==> v14 <==
==> flow/design.v (excerpt) <==
module axi_s_to_fifos #(
    parameter integer FIFO_DEPTH = 32,
    parameter integer C_DATA_WIDTH = 32
)(
    input  logic                     clk,
    input  logic                     nrst,
    input  logic [31:0]  awaddr,
    input  logic [3:0]               awprot,
    input  logic                     awvalid,
    output logic                     awready,
    input  logic [C_DATA_WIDTH-1:0]  wdata,
    input  logic [C_DATA_WIDTH/8-1:0] wstrb,
    input  logic                     wvalid,
    output logic                     wready,
    output logic [1:0]               bresp,
    output logic                     bvalid,
    input  logic                     bready,
    input  logic [31:0]  araddr,
    input  logic [3:0]               arprot,
    input  logic                     arvalid,
    output logic                     arready,
    output logic [C_DATA_WIDTH-1:0]  rdata,
    output logic [1:0]               rresp,
    output logic                     rvalid,
    input  logic                     rready,
    input logic [C_DATA_WIDTH-1:0]  fifo_wdata,
    output logic                    fifo_full,
    output logic                    fifo_almost_full,
    input logic                     fifo_wena,
    output logic [C_DATA_WIDTH-1:0] fifo_rdata,
    output logic                    fifo_empty,
    output logic                    fifo_almost_empty,
    input logic                     fifo_rena
);
make LEC_CHECK=0 CAP_MARGIN=10 CORE_MARGIN=2 CORE_UTILIZATION=72 CTS_CLUSTER_SIZE=44 MAX_ROUTING_LAYER=met4 PLACE_DENSITY=0.65 SETUP_SLACK_MARGIN=1.07 SLEW_MARGIN=20 finish   # period 4.08 ns
run.sh (not shown) runs the stock make flow with config.mk's settings and CLKGATE_MAP_FILE=.
==> inputs of v15, as changes to v14 <==
- ABC_AREA: unset -> 1
- CAP_MARGIN: 10 -> 20
- CELL_PAD_IN_SITES_GLOBAL_PLACEMENT: unset -> 0
- CORE_UTILIZATION: 72 -> 70
- CTS_CLUSTER_DIAMETER: unset -> 330
- CTS_CLUSTER_SIZE: 44 -> unset
- HOLD_SLACK_MARGIN: unset -> 0.29
- MAX_ROUTING_LAYER: met4 -> unset
- PLACE_DENSITY: 0.65 -> unset
- PLACE_DENSITY_LB_ADDON: unset -> 0.0
- SETUP_SLACK_MARGIN: 1.07 -> unset
- TNS_END_PERCENT: unset -> 5
==> flow/constraint.sdc (replaced) <==
create_clock -name core_clock -period 5.14 [get_ports {clk}]
set_input_delay 1.0280 -clock core_clock [delete_from_list [all_inputs] [get_ports {clk}]]
set_output_delay 1.0280 -clock core_clock [all_outputs]
set_load 0.01 [all_outputs]
==> summary of the runs <==
Between v14 and v15, the lower via count is in v14 (gap 17%, measured against v15).
v14 produced a layout that fails on hold timing, setup timing. v15 reached the layout checks and failed them: setup timing.
Of v15 and v14, v15 has the higher setup slack (gap 310 ps).
Of v14 and v15, v14 has the higher global-route usage (gap 9.8 points).
Against v15, the clock-buffer cell count of v14 is lower by 1.
Against v15, the clock skew of v14 is lower by 4.1 ps.
In v14 the synthesized area is smaller than in v15, by 2.7%.
In v15 the clock power is lower than in v14, by 20%.
Between v14 and v15, the lower routed wire length is in v15 (gap about 15%, measured against v15).
Against v15, the combinational power of v14 is higher by about 10%.
In sequential cell count, v14 and v15 do not differ.
Between v15 and v14, the lower cell area is in v15 (gap 4.9%, measured against v14).
==> figures <==
metric                                                                            v15                         v14
Portion of the layout cell area used by non-clock buffers                       4.06%                       8.23%
Final tally of hold violations                                                      0                          29
Final Non-Filler Cells                                                         14,719                       9,784
Standard cell core area                                                   0.144 sq mm                 0.136 sq mm
Crit path capture                                                      fifo_rdata[17]               fifo_rdata[3]
Portion of netlist area occupied by mux cells                                      0%                       27.4%
Critical path buffers and inverters                                                 3                           5
Routed length on met2                                                 149,000 microns             163,000 microns
Outcome                                                    complete, but fails checks  complete, but fails checks
Layout check failures                                                    setup timing   hold timing, setup timing
Sum of negative setup slack                                                  -34.3 ps                    -4120 ps
Area of the die                                                           0.148 sq mm                 0.140 sq mm
Yosys synthesis chip area                                                 0.102 sq mm                0.0988 sq mm
VDD IR max                                                                     467 uV                      455 uV
Library cell appearing most often on the critical path       sky130_fd_sc_hd__nand2_1     sky130_fd_sc_hd__buf_12
Number of nets in the layout                                                   12,831                       7,984
CP Launch Point                                                    read_index_fifo[0]          read_index_fifo[3]
Slack of the worst reg-to-reg path                                            1240 ps                      930 ps
Sequential cell area                                                     0.0555 sq mm                0.0555 sq mm
Fraction of area in multi-input gates                                           34.4%                       36.4%
Stages on worst setup path                                                         12                          10
Count of inserted antenna diode cells                                               1                          43
Metal-1 WL                                                            116,000 microns             122,000 microns
Met3 track demand over resource in global routing                               10.6%                       19.0%

==> build 60 <==
==> flow/design.v <==
module axi_s_to_fifos #(
    parameter integer FIFO_DEPTH = 32,
    parameter integer C_DATA_WIDTH = 32
)(
    input  logic                     clk,
    input  logic                     nrst,
    input  logic [31:0]  awaddr,
    input  logic [3:0]               awprot,
    input  logic                     awvalid,
    output logic                     awready,
    input  logic [C_DATA_WIDTH-1:0]  wdata,
    input  logic [C_DATA_WIDTH/8-1:0] wstrb,
    input  logic                     wvalid,
    output logic                     wready,
    output logic [1:0]               bresp,
    output logic                     bvalid,
    input  logic                     bready,
    input  logic [31:0]  araddr,
    input  logic [3:0]               arprot,
    input  logic                     arvalid,
    output logic                     arready,
    output logic [C_DATA_WIDTH-1:0]  rdata,
    output logic [1:0]               rresp,
    output logic                     rvalid,
    input  logic                     rready,
    input logic [C_DATA_WIDTH-1:0]  fifo_wdata,
    output logic                    fifo_full,
    output logic                    fifo_almost_full,
    input logic                     fifo_wena,
    output logic [C_DATA_WIDTH-1:0] fifo_rdata,
    output logic                    fifo_empty,
    output logic                    fifo_almost_empty,
    input logic                     fifo_rena
);
    localparam ADDR_STATUS  = 0;
    localparam ADDR_WRITE   = 1;
    localparam ADDR_READ    = 2;
    localparam BYTES        = C_DATA_WIDTH/8;
    localparam ADDR_LSB     = $clog2(BYTES); 
    logic [C_DATA_WIDTH-1:0]    reg_write   [0:FIFO_DEPTH-1];
    logic [C_DATA_WIDTH-1:0]    reg_read    [0:FIFO_DEPTH-1];
    logic [31:0]                araddr_reg;
    logic [31:0]                awaddr_reg;
    logic [C_DATA_WIDTH-1:0]    wdata_reg;
    logic full2;
    logic almost_full2;
    logic empty2;
    logic almost_empty2;
    logic full1;
    logic almost_full1;
    logic empty1;
    logic almost_empty1;
    logic wrote_axi;
    logic rd_pop;
    logic push_fifo1;
    logic pop_fifo1;
    logic push_fifo2;
    logic pop_fifo2;
    localparam int INDEX_W = $clog2(FIFO_DEPTH);
    logic [INDEX_W-1:0] write_index_axi, read_index_axi;
    logic [INDEX_W-1:0] write_index_fifo, read_index_fifo;
    logic [INDEX_W:0]   size_fifo1, size_fifo2;
    typedef enum logic {
        IDLE_READ,
        READ_DATA
    } state_read;
    state_read state_r;
    always_ff @(posedge clk or negedge nrst) begin
        if (!nrst) begin
            arready             <= 0;
            araddr_reg          <= 0;
            rdata               <= 0;
            rresp               <= 0;
            rvalid              <= 0;
            state_r             <= IDLE_READ;
            read_index_axi      <= 0;
            rd_pop              <= 0;
        end else begin
            case (state_r)
                IDLE_READ: begin
                    arready     <= 1;
                    if (arvalid && arready) begin
                        araddr_reg  <= araddr;
                        state_r     <= READ_DATA;
                        arready <= 0;
                    end
                end
                READ_DATA: begin
                    if (!rvalid) begin
                        rvalid  <= 1;
                        rresp   <= 0;
                        rd_pop  <= (araddr_reg[31:ADDR_LSB] == ADDR_READ) && !empty1;
                        if (araddr_reg[31:ADDR_LSB] == ADDR_STATUS) begin
                            rdata   <= {28'b0,
                                        full2,
                                        almost_full2,
                                        empty1,
                                        almost_empty1};
                        end else if (araddr_reg[31:ADDR_LSB] == ADDR_READ && !empty1) begin
                            rdata   <= reg_read[read_index_axi];
                        end else begin
                            rdata   <= 0;
                        end
                    end else if (rready) begin
                        if (rd_pop) begin
                            read_index_axi <= read_index_axi + 1;
                            if (read_index_axi == FIFO_DEPTH - 1) begin
                                read_index_axi <= 0;
                            end
                        end
                        rvalid  <= 0;
                        state_r <= IDLE_READ;
                    end
                end
                default: begin
                    state_r <= IDLE_READ;
                end
            endcase
        end
    end
    always_ff @(posedge clk or negedge nrst) begin
        if (!nrst) begin
            for (int i = 0; i < FIFO_DEPTH; i++) begin
                reg_read[i]     <= '0;
            end
            write_index_fifo    <= 0;
        end else begin
            if (fifo_wena && !full1) begin
                reg_read[write_index_fifo] <= fifo_wdata;
                write_index_fifo <= write_index_fifo + 1;
                if (write_index_fifo == FIFO_DEPTH - 1) begin
                    write_index_fifo <= 0;
                end
            end
        end
    end
    always_comb begin
        push_fifo1 = (fifo_wena && !full1);
        pop_fifo1 = rd_pop && (state_r == READ_DATA) && (rready && rvalid);
    end
    always_ff @(posedge clk or negedge nrst) begin
        if (!nrst) begin
            size_fifo1 <= FIFO_DEPTH;
        end else begin
            size_fifo1 <= size_fifo1 + pop_fifo1 - push_fifo1;
        end
    end
    typedef enum logic [1:0] {
        IDLE_WRITE,
        HAVE_AW,
        HAVE_W,
        RESP
    } state_write;
    state_write state_w;
    always_ff @(posedge clk or negedge nrst) begin
        if (!nrst) begin
            awready         <= 0;
            wready          <= 0;
            bvalid          <= 0;
            bresp           <= 0;
            awaddr_reg      <= 0;
            wdata_reg       <= 0;
            wrote_axi       <= 0;
            write_index_axi <= 0;
            state_w         <= IDLE_WRITE;
            for (int i = 0; i < FIFO_DEPTH; i++) begin
                reg_write[i] <= '0;
            end
        end else begin
            case (state_w)
                IDLE_WRITE: begin
                    awready <= 1;
                    wready  <= 1;
                    wrote_axi   <= 0;
                    if ((wvalid && wready) && (awvalid && awready)) begin
                        wdata_reg   <= wdata;
                        awaddr_reg  <= awaddr;
                        wready      <= 0;
                        awready     <= 0;
                        state_w     <= RESP;
                    end else if (awvalid && awready) begin
                        awaddr_reg  <= awaddr;
                        awready     <= 0;
                        state_w     <= HAVE_AW;
                    end else if (wvalid && wready) begin
                        wdata_reg   <= wdata;
                        wready      <= 0;
                        state_w     <= HAVE_W;
                    end
                end
                HAVE_AW: begin
                    wready  <= 1;
                    if (wvalid && wready) begin
                        wdata_reg   <= wdata;
                        wready      <= 0;
                        state_w     <= RESP;
                    end
                end
                HAVE_W: begin
                    awready <= 1;
                    if (awvalid && awready) begin
                        awaddr_reg  <= awaddr;
                        awready     <= 0;
                        state_w     <= RESP;
                    end
                end
                RESP: begin
                    if (awaddr_reg[31:ADDR_LSB] == ADDR_WRITE && !wrote_axi && !full2) begin
                        reg_write[write_index_axi] <= wdata_reg;
                        write_index_axi <= write_index_axi + 1;
                        if (write_index_axi == FIFO_DEPTH - 1) begin
                            write_index_axi <= 0;
                        end
                        wrote_axi <= 1;
                    end
                    bvalid  <= 1;
                    bresp   <= 0;
                    if (bready && bvalid) begin
                        bvalid  <= 0;
                        state_w <= IDLE_WRITE;
                    end
                end
                default: begin
                    state_w <= IDLE_WRITE;
                end
            endcase
        end
    end
    always_ff @(posedge clk or negedge nrst) begin
        if (!nrst) begin
            read_index_fifo <= 0;
        end else begin
            if (fifo_rena && !empty2) begin
                read_index_fifo <= read_index_fifo + 1;
                if (read_index_fifo == FIFO_DEPTH - 1) begin
                    read_index_fifo <= 0;
                end
            end
        end
    end
    always_comb begin
        pop_fifo2 = (fifo_rena && !empty2);
        push_fifo2 = (awaddr_reg[31:ADDR_LSB] == ADDR_WRITE && !wrote_axi && !full2) && (state_w == RESP);
    end
    always_ff @(posedge clk or negedge nrst) begin
        if (!nrst) begin
            size_fifo2 <= FIFO_DEPTH;
        end else begin
            size_fifo2 <= size_fifo2 + pop_fifo2 - push_fifo2;
        end
    end
    always_comb fifo_rdata = reg_write[read_index_fifo];
    always_comb begin
        empty2        = size_fifo2 == FIFO_DEPTH;
        almost_empty2 = size_fifo2 == (FIFO_DEPTH - 1);
        full2         = size_fifo2 == 0;
        almost_full2  = size_fifo2 == 1;
        empty1         = size_fifo1 == FIFO_DEPTH;
        almost_empty1  = size_fifo1 == (FIFO_DEPTH - 1);
        full1          = size_fifo1 == 0;
        almost_full1   = size_fifo1 == 1;
        fifo_full           = full1;
        fifo_almost_full    = almost_full1;
        fifo_empty          = empty2;
        fifo_almost_empty   = almost_empty2;
    end
endmodule
==> flow/run.sh <==
#!/bin/bash
# the make line also repeats each setting of config.mk as NAME=value (left out here)
make -C /OpenROAD-flow-scripts/flow DESIGN_CONFIG=/design/flow/config.mk WORK_HOME=/design/flow/orfs CLKGATE_MAP_FILE= finish
==> flow/config.mk <==
export PLATFORM = sky130hd
export DESIGN_NAME = axi_s_to_fifos
export DESIGN_NICKNAME = axi_s_to_fifos
export VERILOG_FILES = /design/flow/design.v
export SDC_FILE = /design/flow/constraint.sdc
export NUM_CORES = 4
export LEC_CHECK = 0
export ABC_AREA = 0
export CAP_MARGIN = 20
export CELL_PAD_IN_SITES_DETAIL_PLACEMENT = 2
export CELL_PAD_IN_SITES_GLOBAL_PLACEMENT = 0
export CORE_MARGIN = 9
export CORE_UTILIZATION = 16
export CTS_CLUSTER_SIZE = 98
export HOLD_SLACK_MARGIN = -0.04
export PLACE_DENSITY_LB_ADDON = 0.0
export SLEW_MARGIN = 10
==> flow/constraint.sdc <==
create_clock -name core_clock -period 10.2 [get_ports {clk}]
set_input_delay 2.0400 -clock core_clock [delete_from_list [all_inputs] [get_ports {clk}]]
set_output_delay 2.0400 -clock core_clock [all_outputs]
set_load 0.01 [all_outputs]
==> trial 98 (differences from build 60) <==
Settings changed: ABC_AREA 0 to not set, CELL_PAD_IN_SITES_DETAIL_PLACEMENT 2 to not set, CELL_PAD_IN_SITES_GLOBAL_PLACEMENT 0 to not set, CORE_MARGIN 9 to 2, CORE_UTILIZATION 16 to 71, CTS_CLUSTER_SIZE 98 to not set, HOLD_SLACK_MARGIN -0.04 to not set, MAX_ROUTING_LAYER set to met4, PLACE_DENSITY_LB_ADDON 0.0 to not set, SLEW_MARGIN 10 to 20.
==> flow/constraint.sdc (replaced) <==
create_clock -name core_clock -period 6.4 [get_ports {clk}]
set_input_delay 1.2800 -clock core_clock [delete_from_list [all_inputs] [get_ports {clk}]]
set_output_delay 1.2800 -clock core_clock [all_outputs]
set_load 0.01 [all_outputs]
==> build 2 (differences from build 60) <==
Settings changed: ABC_AREA 0 to not set, CELL_PAD_IN_SITES_DETAIL_PLACEMENT 2 to not set, CORE_MARGIN 9 to 2, CORE_UTILIZATION 16 to 72, CTS_CLUSTER_DIAMETER set to 27, CTS_CLUSTER_SIZE 98 to 50, HOLD_SLACK_MARGIN -0.04 to not set, PLACE_DENSITY set to 0.36, PLACE_DENSITY_LB_ADDON 0.0 to not set, SETUP_SLACK_MARGIN set to 1.17, SLEW_MARGIN 10 to 20, TNS_END_PERCENT set to 70.
==> flow/constraint.sdc (replaced) <==
create_clock -name core_clock -period 4.05 [get_ports {clk}]
set_input_delay 0.8100 -clock core_clock [delete_from_list [all_inputs] [get_ports {clk}]]
set_output_delay 0.8100 -clock core_clock [all_outputs]
set_load 0.01 [all_outputs]
==> qor summary <==
Layout area overhead: build 2 -; trial 98 11.9%; build 60 25.1%
Final hold violation count: build 2 -; trial 98 0; build 60 0
Most area-hungry cell class in the final design: build 2 -; trial 98 sequential cells; build 60 sequential cells
Number of placed instances with taps included: build 2 9137; trial 98 8897; build 60 15400
Power consumed by combinational cells: build 2 -; trial 98 7510 uW; build 60 5570 uW
Routed length on met3: build 2 -; trial 98 42.3 mm; build 60 13.7 mm
Power Total: build 2 -; trial 98 38600 uW; build 60 28400 uW
Tally of nets with antenna violations remaining after routing: build 2 -; trial 98 0; build 60 0
Setup-violating endpoint count in the final report: build 2 -; trial 98 2; build 60 0
Reg2Reg Setup Slack: build 2 -; trial 98 2.00 ns; build 60 5.07 ns
Wire length on met1: build 2 -; trial 98 120 mm; build 60 269 mm
Status: build 2 did not finish; trial 98 failed layout checks; build 60 complete, no violations
Last stage reached: build 2 global routing; trial 98 -; build 60 -
Reasons for failing layout checks: build 2 -; trial 98 setup timing; build 60 -
Final Max Tran Viols: build 2 -; trial 98 0; build 60 0
Endpoint type of the worst setup path: build 2 -; trial 98 output pin; build 60 output pin
Initial DRT Pass Iterations: build 2 -; trial 98 9; build 60 5
Worst slew margin relative to its limit: build 2 -; trial 98 0.166; build 60 0.228
Worst Path Buf+Inv: build 2 -; trial 98 3; build 60 2
Maximum count of clock buffers along a single path: build 2 4; trial 98 3; build 60 4
Max Used Layer: build 2 -; trial 98 met4; build 60 met5
Power dissipated in sequential cells: build 2 -; trial 98 18200 uW; build 60 11400 uW
Final total negative setup slack: build 2 -; trial 98 -0.0203 ns; build 60 0 ns
Vias per Instance: build 2 -; trial 98 7.65; build 60 4.27
Starting DRT DRC Count: build 2 -; trial 98 10200; build 60 3179
Instance count on the critical path: build 2 -; trial 98 8; build 60 8
Count of plain and timing-repair buffers: build 2 -; trial 98 468; build 60 604
Detailed placer's ending HPWL: build 2 225 mm; trial 98 209 mm; build 60 398 mm
Power figures rest on the tool's default switching activity, not on a simulated workload.
